run A:
## updateNeuron
module updateNeuron
(
	input						clk				,
	input						rst_n			,
	input						i_run			,
	input						i_init			,
	input						i_s_lern		,
	input						i_s_infr		,
	input signed 	[24:0]  	exc_current		,
	input signed 	[24:0]  	inh_current		,
	output 						o_s_init		,
	output						o_spike			,
	output						o_valid			,
	output			[4:0]		o_neuron_idx	,
	output			[49:0]		d_c				,
	output			[4:0]		addr_c			,
	output						ce_c			,
	output						we_c			,
	input			[49:0]		q_c				,
	output			[54:0]		d_m				,
	output			[4:0]		addr_m			,
	output						ce_m			,
	output						we_m			,
	input			[54:0]		q_m
);
clock: 5.57 ns
lec_check: 0
cap_margin: 30
core_aspect_ratio: 0.56
core_margin: 4
core_utilization: 57
gpl_routability_driven: 1
gpl_timing_driven: 1
slew_margin: 20
run.sh (not shown) runs the stock make flow with config.mk's settings and CLKGATE_MAP_FILE=.
Completing all stages was not enough for run A: its layout failed the final checks because of setup timing.
#### Input delta (run B over run A)
Settings: GPL_ROUTABILITY_DRIVEN removed (was 1); ABC_AREA newly set to 1; CORE_UTILIZATION changed from 57 to 40; CORE_MARGIN changed from 4 to 5; CORE_ASPECT_RATIO removed (was 0.56); CAP_MARGIN changed from 30 to 0; the clock period (ns, I/O delays scaled along) changed from 5.57 to 4.63.
Notes after the runs:
- Run B: complete, dirty (setup timing)
- Run B ended up with sky130_fd_sc_hd__fa_1 as its library cell contributing the largest single delay on the critical path; run A ended up with sky130_fd_sc_hd__fa_2.
- Compared to run A, run B has total via count in the routed design 7,887 higher.
- From run A to run B the numbers moved as follows: power consumed by sequential cells rose about 43%; sequential share of layout area has decreased.
- Run B vs run A, origin of the worst setup path: mult_1_in_1[9] vs mult_1_in_2[6]
The inputs of run C differ from those of run B as listed below.
Settings: GPL_TIMING_DRIVEN: 1 -> unset; ABC_AREA: 1 -> unset; CAP_MARGIN: 0 -> 20; CORE_MARGIN: 5 -> 2; CORE_UTILIZATION: 40 -> 63; the clock period (ns, I/O delays scaled along): 4.63 -> 6.89.
## What came out
The flow did not stop early for run C: all stages ran, and the layout cleared the timing, design-rule and antenna checks.
Going from run B to run C, summed instance area of the synthesized netlist shows a reduction of 4600 sq um; area growth from synthesis to layout lower; register share after synthesis now sits higher; power now smaller.
Taking run B as the reference, in run C global-route total usage across every layer rose by 11 points; final wirelength went down; post-layout worst setup margin now sits higher; worst path required time picked up an extra 2.26 ns.
Run C — power density over cell area 160 nW/um^2 lower, run B as reference

========
updateNeuron again, from the RTL that the note above started with.
Settings: LEC_CHECK=0, ABC_AREA=1, CAP_MARGIN=20, CELL_PAD_IN_SITES_GLOBAL_PLACEMENT=1, CORE_MARGIN=10, CORE_UTILIZATION=51, GPL_TIMING_DRIVEN=0, HOLD_SLACK_MARGIN=-0.04, PLACE_DENSITY=0.9, SETUP_SLACK_MARGIN=-0.01, SLEW_MARGIN=20, TNS_END_PERCENT=5; clock period 5.41 ns.
The baseline finished but failed the layout checks on setup timing.
Rerun with:
- ABC_AREA: 1 -> default
- CELL_PAD_IN_SITES_GLOBAL_PLACEMENT: 1 -> default
- CORE_MARGIN: 10 -> 2
- CORE_UTILIZATION: 51 -> 40
- GPL_TIMING_DRIVEN: 0 -> default
- HOLD_SLACK_MARGIN: -0.04 -> default
- PLACE_DENSITY: 0.9 -> default
- SETUP_SLACK_MARGIN: -0.01 -> default
- TNS_END_PERCENT: 5 -> default
- clock period: 5.41 -> 6.89 ns (I/O delays scaled with it)
Result:
- Now the flow produced a clean layout
- clock skew falls by 0.012 ns
- routed wire length went down by about a fifth
- flip-flop count does not change
- design area goes down by roughly a tenth
Rerun with:
- CAP_MARGIN: 20 -> 40
- CORE_UTILIZATION: 40 -> 70
- HOLD_SLACK_MARGIN: default -> 0.29
- SETUP_SLACK_MARGIN: default -> 0.11
- clock period: 6.89 -> 6.72 ns (I/O delays scaled with it)
Outcome: Worst setup slack improved by 0.050 ns. Cell area fell by 2.2%. Routed wire length fell by 7.6%. Clock power fell by about 9%. Global-route usage rose by 16 points.
Rerun with:
- ABC_AREA: default -> 1
- CAP_MARGIN: 40 -> 0
- CORE_UTILIZATION: 70 -> 56
- CTS_CLUSTER_DIAMETER: default -> 335
- GPL_TIMING_DRIVEN: default -> 1
- HOLD_SLACK_MARGIN: 0.29 -> default
- SETUP_SLACK_MARGIN: 0.11 -> default
- clock period: 6.72 -> 4.63 ns (I/O delays scaled with it)
What happened:
- The changed run produced a layout that fails on setup timing
- worst hold slack loses 0.23 ns
- clock-buffer cell count came out higher by 1
- total power increases by 110%
- via count rose by 25%
- flip-flop count stays the same
- wire length is higher by 22%
- clock power climbs by 50%
- global-route usage went down by 4.4 points
Rerun with:
- ABC_AREA: 1 -> default
- CAP_MARGIN: 0 -> 20
- CORE_UTILIZATION: 56 -> 40
- CTS_CLUSTER_DIAMETER: 335 -> default
- GPL_TIMING_DRIVEN: 1 -> default
- clock period: 4.63 -> 8.99 ns (I/O delays scaled with it)
=> Now the flow completed without violations; worst hold slack is better by 0.23 ns; die area grows by 29%; non-clock buffer count shrinks by 506; final cell count shrinks by 22%; design area shrinks by 15%; sequential share of layout area grows by 3.3 points.

========
Setup of exp/indigo:
Starting RTL as in the previous note.
Settings: LEC_CHECK=0, ABC_AREA=1, CAP_MARGIN=0, CELL_PAD_IN_SITES_DETAIL_PLACEMENT=1, CELL_PAD_IN_SITES_GLOBAL_PLACEMENT=2, CORE_MARGIN=2, CORE_UTILIZATION=56, CTS_CLUSTER_DIAMETER=335, GPL_ROUTABILITY_DRIVEN=1, GPL_TIMING_DRIVEN=1, MAX_ROUTING_LAYER=met4, SLEW_MARGIN=20, TNS_END_PERCENT=60; clock period 10.6 ns.
exp/indigo never completed, since it errored out during global placement without I/O.
#### Input delta (exp/maple over exp/indigo)
Settings: removing CELL_PAD_IN_SITES_DETAIL_PLACEMENT (formerly 1); removing CELL_PAD_IN_SITES_GLOBAL_PLACEMENT (formerly 2).
exp/maple finished all stages; the layout is clean.
exp/indigo → exp/maple: number of nets at floorplan essentially unchanged; area fraction in xor and xnor cells about even; die height held; number of distinct library cells after synthesis barely changed.
Reported for exp/indigo and exp/maple, sequential cell area fraction in the yosys report turned out identical to the last digit.
Reported for exp/indigo and exp/maple, synthesized area turned out identical to the last digit.
Delta (exp/maple minus exp/indigo): average instance area after synthesis held steady; gate count after technology mapping held steady.
From exp/indigo to exp/maple, number of synthesized flops with an enable pin did not move at all.
exp/maple -> exp/indigo: site row count delta 0, exact match
What exp/yarrow does differently from exp/maple at the input level:
Settings: TNS_END_PERCENT removed (was 60); ABC_AREA removed (was 1); MAX_ROUTING_LAYER removed (was met4); CAP_MARGIN changed from 0 to 20; CTS_CLUSTER_DIAMETER removed (was 335); SETUP_SLACK_MARGIN newly set to 1.22; GPL_TIMING_DRIVEN removed (was 1); GPL_ROUTABILITY_DRIVEN removed (was 1); CORE_UTILIZATION changed from 56 to 61; the clock period (ns, I/O delays scaled along) changed from 10.6 to 4.8.
==> comparison <==
[exp/yarrow] flow finished | final checks: failed | reasons: setup timing
Wire length per cell for exp/yarrow: about 13% up relative to exp/maple
The final reports for exp/yarrow and exp/maple show sequential share of layout area lower in the former.
Taking exp/yarrow over exp/maple, the sum of internal, switching and leakage power ratio works out to 1.7.

========
alpha:
updateNeuron again, from the RTL that the note above started with.
make LEC_CHECK=0 CAP_MARGIN=20 CORE_MARGIN=2 CORE_UTILIZATION=72 CTS_CLUSTER_DIAMETER=344 CTS_CLUSTER_SIZE=42 HOLD_SLACK_MARGIN=0.29 PLACE_DENSITY_LB_ADDON=0.0 SETUP_SLACK_MARGIN=0.3 SLEW_MARGIN=20 finish   # period 3.66 ns
Status(alpha) = ERROR, stage = 5_1_grt
### alpha -> gamma
# alpha
export LEC_CHECK = 0
export CAP_MARGIN = 20
export CORE_MARGIN = 2
export CORE_UTILIZATION = 72
export CTS_CLUSTER_DIAMETER = 344
export CTS_CLUSTER_SIZE = 42
export HOLD_SLACK_MARGIN = 0.29
export PLACE_DENSITY_LB_ADDON = 0.0
export SETUP_SLACK_MARGIN = 0.3
export SLEW_MARGIN = 20
create_clock -name core_clock -period 3.66 [get_ports {clk}]
# gamma
export LEC_CHECK = 0
export CAP_MARGIN = 5
export CORE_MARGIN = 2
export CORE_UTILIZATION = 72
export CTS_CLUSTER_SIZE = 40
export SLEW_MARGIN = 20
create_clock -name core_clock -period 5.76 [get_ports {clk}]
--- outcome ---
gamma finished all stages; layout check result: FAIL, due to setup timing.
As far as synthesized area goes, gamma and alpha are indistinguishable; the numbers are identical.
Delta (gamma minus alpha): post-synthesis instance total now sits at about the same level; die size now sits at about the same level.
For the number of cells upsized or downsized after cts, gamma came in 106 lower than alpha did.

========
Setup of the baseline:
updateNeuron again, from the RTL that the note above started with.
clock: 7.72 ns
lec_check: 0
cap_margin: 0
core_aspect_ratio: 1.52
core_margin: 5
core_utilization: 15
cts_cluster_diameter: 283
gpl_routability_driven: 1
gpl_timing_driven: 1
place_density_lb_addon: 0.25
setup_slack_margin: -0.01
slew_margin: 20
The baseline: done, clean on timing, DRC and antenna
Edits applied to the flow inputs when going from the baseline to the candidate:
# the baseline
export LEC_CHECK = 0
export CAP_MARGIN = 0
export CORE_ASPECT_RATIO = 1.52
export CORE_MARGIN = 5
export CORE_UTILIZATION = 15
export CTS_CLUSTER_DIAMETER = 283
export GPL_ROUTABILITY_DRIVEN = 1
export GPL_TIMING_DRIVEN = 1
export PLACE_DENSITY_LB_ADDON = 0.25
export SETUP_SLACK_MARGIN = -0.01
export SLEW_MARGIN = 20
create_clock -name core_clock -period 7.72 [get_ports {clk}]
# the candidate
export LEC_CHECK = 0
export CAP_MARGIN = 20
export CORE_MARGIN = 2
export CORE_UTILIZATION = 62
export PLACE_DENSITY = 0.37
export SLEW_MARGIN = 20
create_clock -name core_clock -period 7.01 [get_ports {clk}]
- The baseline -> the candidate: number of storage elements in the synthesis netlist delta 0, exact match
- Compared to the baseline, the candidate has sequential share of layout area 1.6 points higher.
- On shortest period the worst path allows: between the candidate and the baseline, it ends up higher for the baseline.
- The candidate ended with less total routed wire length on the met1 layer than the baseline.
- Total power ended up 0.38 mW higher on the candidate than on the baseline.
- Required arrival time at the worst endpoint (lower): the candidate
- In the flow results for the candidate and the baseline, the critical path depth is smaller on the candidate.
- Per the comparison of the candidate with the baseline, part of the total power dissipated in combinational logic down 0.8 points, total vias in the final route went up.

========
updateNeuron again, from the RTL that the note above started with.
export LEC_CHECK = 0
export CAP_MARGIN = 0
export CORE_ASPECT_RATIO = 0.56
export CORE_MARGIN = 5
export CORE_UTILIZATION = 15
export CTS_CLUSTER_DIAMETER = 283
export GPL_ROUTABILITY_DRIVEN = 1
export GPL_TIMING_DRIVEN = 1
export PLACE_DENSITY_LB_ADDON = 0.25
export SETUP_SLACK_MARGIN = -0.01
export SLEW_MARGIN = 0
export TNS_END_PERCENT = 70
create_clock -name core_clock -period 7.72 [get_ports {clk}]
Then changed:
==> flow/config.mk (replaced) <==
export PLATFORM = sky130hd
export DESIGN_NAME = updateNeuron
export DESIGN_NICKNAME = updateNeuron
export VERILOG_FILES = /design/flow/design.v
export SDC_FILE = /design/flow/constraint.sdc
export NUM_CORES = 4
export LEC_CHECK = 0
export CAP_MARGIN = 20
export CORE_MARGIN = 2
export CORE_UTILIZATION = 60
export SETUP_SLACK_MARGIN = 1.39
export SLEW_MARGIN = 20
==> flow/constraint.sdc (replaced) <==
create_clock -name core_clock -period 5.28 [get_ports {clk}]
set_input_delay 1.0560 -clock core_clock [delete_from_list [all_inputs] [get_ports {clk}]]
set_output_delay 1.0560 -clock core_clock [all_outputs]
set_load 0.01 [all_outputs]
Now the flow completed, yet does not pass: setup timing.
Register-to-register slack loses 1300 ps.
Non-clock buffer count increases by 379.
Sequential cell count is unchanged.
Clock power rose by a quarter to a third.
Maximum frequency climbs by about a fifth.
Sequential share of layout area fell by 0.17 points.
Power came out higher by well over a third.
Final area went up slightly.
Then changed:
--- a/flow/config.mk
+++ b/flow/config.mk
@@ -7,6 +7,9 @@
 export LEC_CHECK = 0
+export ABC_AREA = 1
 export CAP_MARGIN = 20
 export CORE_MARGIN = 2
-export CORE_UTILIZATION = 60
-export SETUP_SLACK_MARGIN = 1.39
+export CORE_UTILIZATION = 72
+export CTS_CLUSTER_DIAMETER = 372
+export PLACE_DENSITY = 0.37
 export SLEW_MARGIN = 20
+export TNS_END_PERCENT = 10
==> flow/constraint.sdc (replaced) <==
create_clock -name core_clock -period 4.29 [get_ports {clk}]
set_input_delay 0.8580 -clock core_clock [delete_from_list [all_inputs] [get_ports {clk}]]
set_output_delay 0.8580 -clock core_clock [all_outputs]
set_load 0.01 [all_outputs]
Outcome: This time the run ended with an error in global routing (5_1_grt) on GRT-0116; synthesized area is higher by 8.2%; die area is lower by 9.7%; synthesized cell count rose by 36%.
Then changed:
--- a/flow/config.mk
+++ b/flow/config.mk
@@ -7,9 +7,5 @@
 export LEC_CHECK = 0
-export ABC_AREA = 1
 export CAP_MARGIN = 20
 export CORE_MARGIN = 2
-export CORE_UTILIZATION = 72
-export CTS_CLUSTER_DIAMETER = 372
-export PLACE_DENSITY = 0.37
+export CORE_UTILIZATION = 66
 export SLEW_MARGIN = 20
-export TNS_END_PERCENT = 10
==> flow/constraint.sdc (replaced) <==
create_clock -name core_clock -period 5.76 [get_ports {clk}]
set_input_delay 1.1520 -clock core_clock [delete_from_list [all_inputs] [get_ports {clk}]]
set_output_delay 1.1520 -clock core_clock [all_outputs]
set_load 0.01 [all_outputs]
Result:
- This time the run completed and failed the layout checks on setup timing
- die size came out higher by 0.78%
- area after synthesis fell by 7.6%
- synthesized cell count falls by 27%

========
Starting RTL as in the previous note.
clock: 5.57 ns
lec_check: 0
cap_margin: 5
core_aspect_ratio: 1.08
core_margin: 3
core_utilization: 72
cts_cluster_size: 38
gpl_routability_driven: 1
gpl_timing_driven: 1
slew_margin: 20
The starting point reached the layout checks and failed them: negative setup slack.
Rerun with:
==> flow/config.mk (replaced) <==
export PLATFORM = sky130hd
export DESIGN_NAME = updateNeuron
export DESIGN_NICKNAME = updateNeuron
export VERILOG_FILES = /design/flow/design.v
export SDC_FILE = /design/flow/constraint.sdc
export NUM_CORES = 4
export LEC_CHECK = 0
export CAP_MARGIN = 20
export CORE_MARGIN = 2
export CORE_UTILIZATION = 40
export SETUP_SLACK_MARGIN = -0.4
export SLEW_MARGIN = 20
==> flow/constraint.sdc (replaced) <==
create_clock -name core_clock -period 6.89 [get_ports {clk}]
set_input_delay 1.3780 -clock core_clock [delete_from_list [all_inputs] [get_ports {clk}]]
set_output_delay 1.3780 -clock core_clock [all_outputs]
set_load 0.01 [all_outputs]
What happened:
- The new run ran to the end with violations: negative setup slack
- design area is lower by 3.3%
- clock power went down by 6.6%
- area after synthesis is unchanged
- power fell by 16%
- worst setup slack improves by 0.70 ns
- count of clock-buffer cells in the layout stays the same
- die size increases by 76%

========
Starting RTL as in the previous note.
Settings: LEC_CHECK=0, ABC_AREA=1, CAP_MARGIN=20, CORE_MARGIN=2, CORE_UTILIZATION=72, CTS_CLUSTER_DIAMETER=372, CTS_CLUSTER_SIZE=100, PLACE_DENSITY=0.37, SLEW_MARGIN=20, TNS_END_PERCENT=10; clock period 5.19 ns.
The first run aborted during 5_1_grt.
Then changed:
- ABC_AREA: 1 -> not set
- CAP_MARGIN: 20 -> 40
- CORE_UTILIZATION: 72 -> 68
- CTS_CLUSTER_DIAMETER: 372 -> not set
- CTS_CLUSTER_SIZE: 100 -> not set
- PLACE_DENSITY: 0.37 -> not set
- SETUP_SLACK_MARGIN: not set -> -0.21
- TNS_END_PERCENT: 10 -> not set
- clock period: 5.19 -> 6.72 ns (I/O delays scaled with it)
=>
- The new run completed without violations
- synthesized cell count shrinks by 27%
- die area goes down by 2.1%
- synthesized area decreases by 7.6%
Then changed:
- CAP_MARGIN: 40 -> 20
- CORE_UTILIZATION: 68 -> 72
- PLACE_DENSITY: not set -> 0.37
- SETUP_SLACK_MARGIN: -0.21 -> not set
- TNS_END_PERCENT: not set -> 10
- clock period: 6.72 -> 5.19 ns (I/O delays scaled with it)
Effect:
- With this change the flow ran to the end with violations: setup timing
- sequential share of layout area goes down by 1.2 points
- area after synthesis stays the same
- worst setup slack degrades by 1100 ps
- routed wire length goes up by roughly a tenth
- count of clock-buffer cells in the layout goes down by 4
- register-to-register slack degrades by 1100 ps
- die area goes down by a few percent
- clock power goes up by a quarter to a third
- total power goes up by a quarter to a third
Then changed:
- CTS_CLUSTER_SIZE: not set -> 42
- HOLD_SLACK_MARGIN: not set -> 0.29
- PLACE_DENSITY: 0.37 -> not set
- PLACE_DENSITY_LB_ADDON: not set -> 0.0
- SETUP_SLACK_MARGIN: not set -> -0.33
- TNS_END_PERCENT: 10 -> not set
- clock period: 5.19 -> 3.57 ns (I/O delays scaled with it)
=> The changed run never finished: it broke off in 5_1_grt on GRT-0232; area after synthesis stays the same; die area is unchanged; synthesized cell count stays the same.
Power figures rest on the tool's default switching activity, not on a simulated workload.
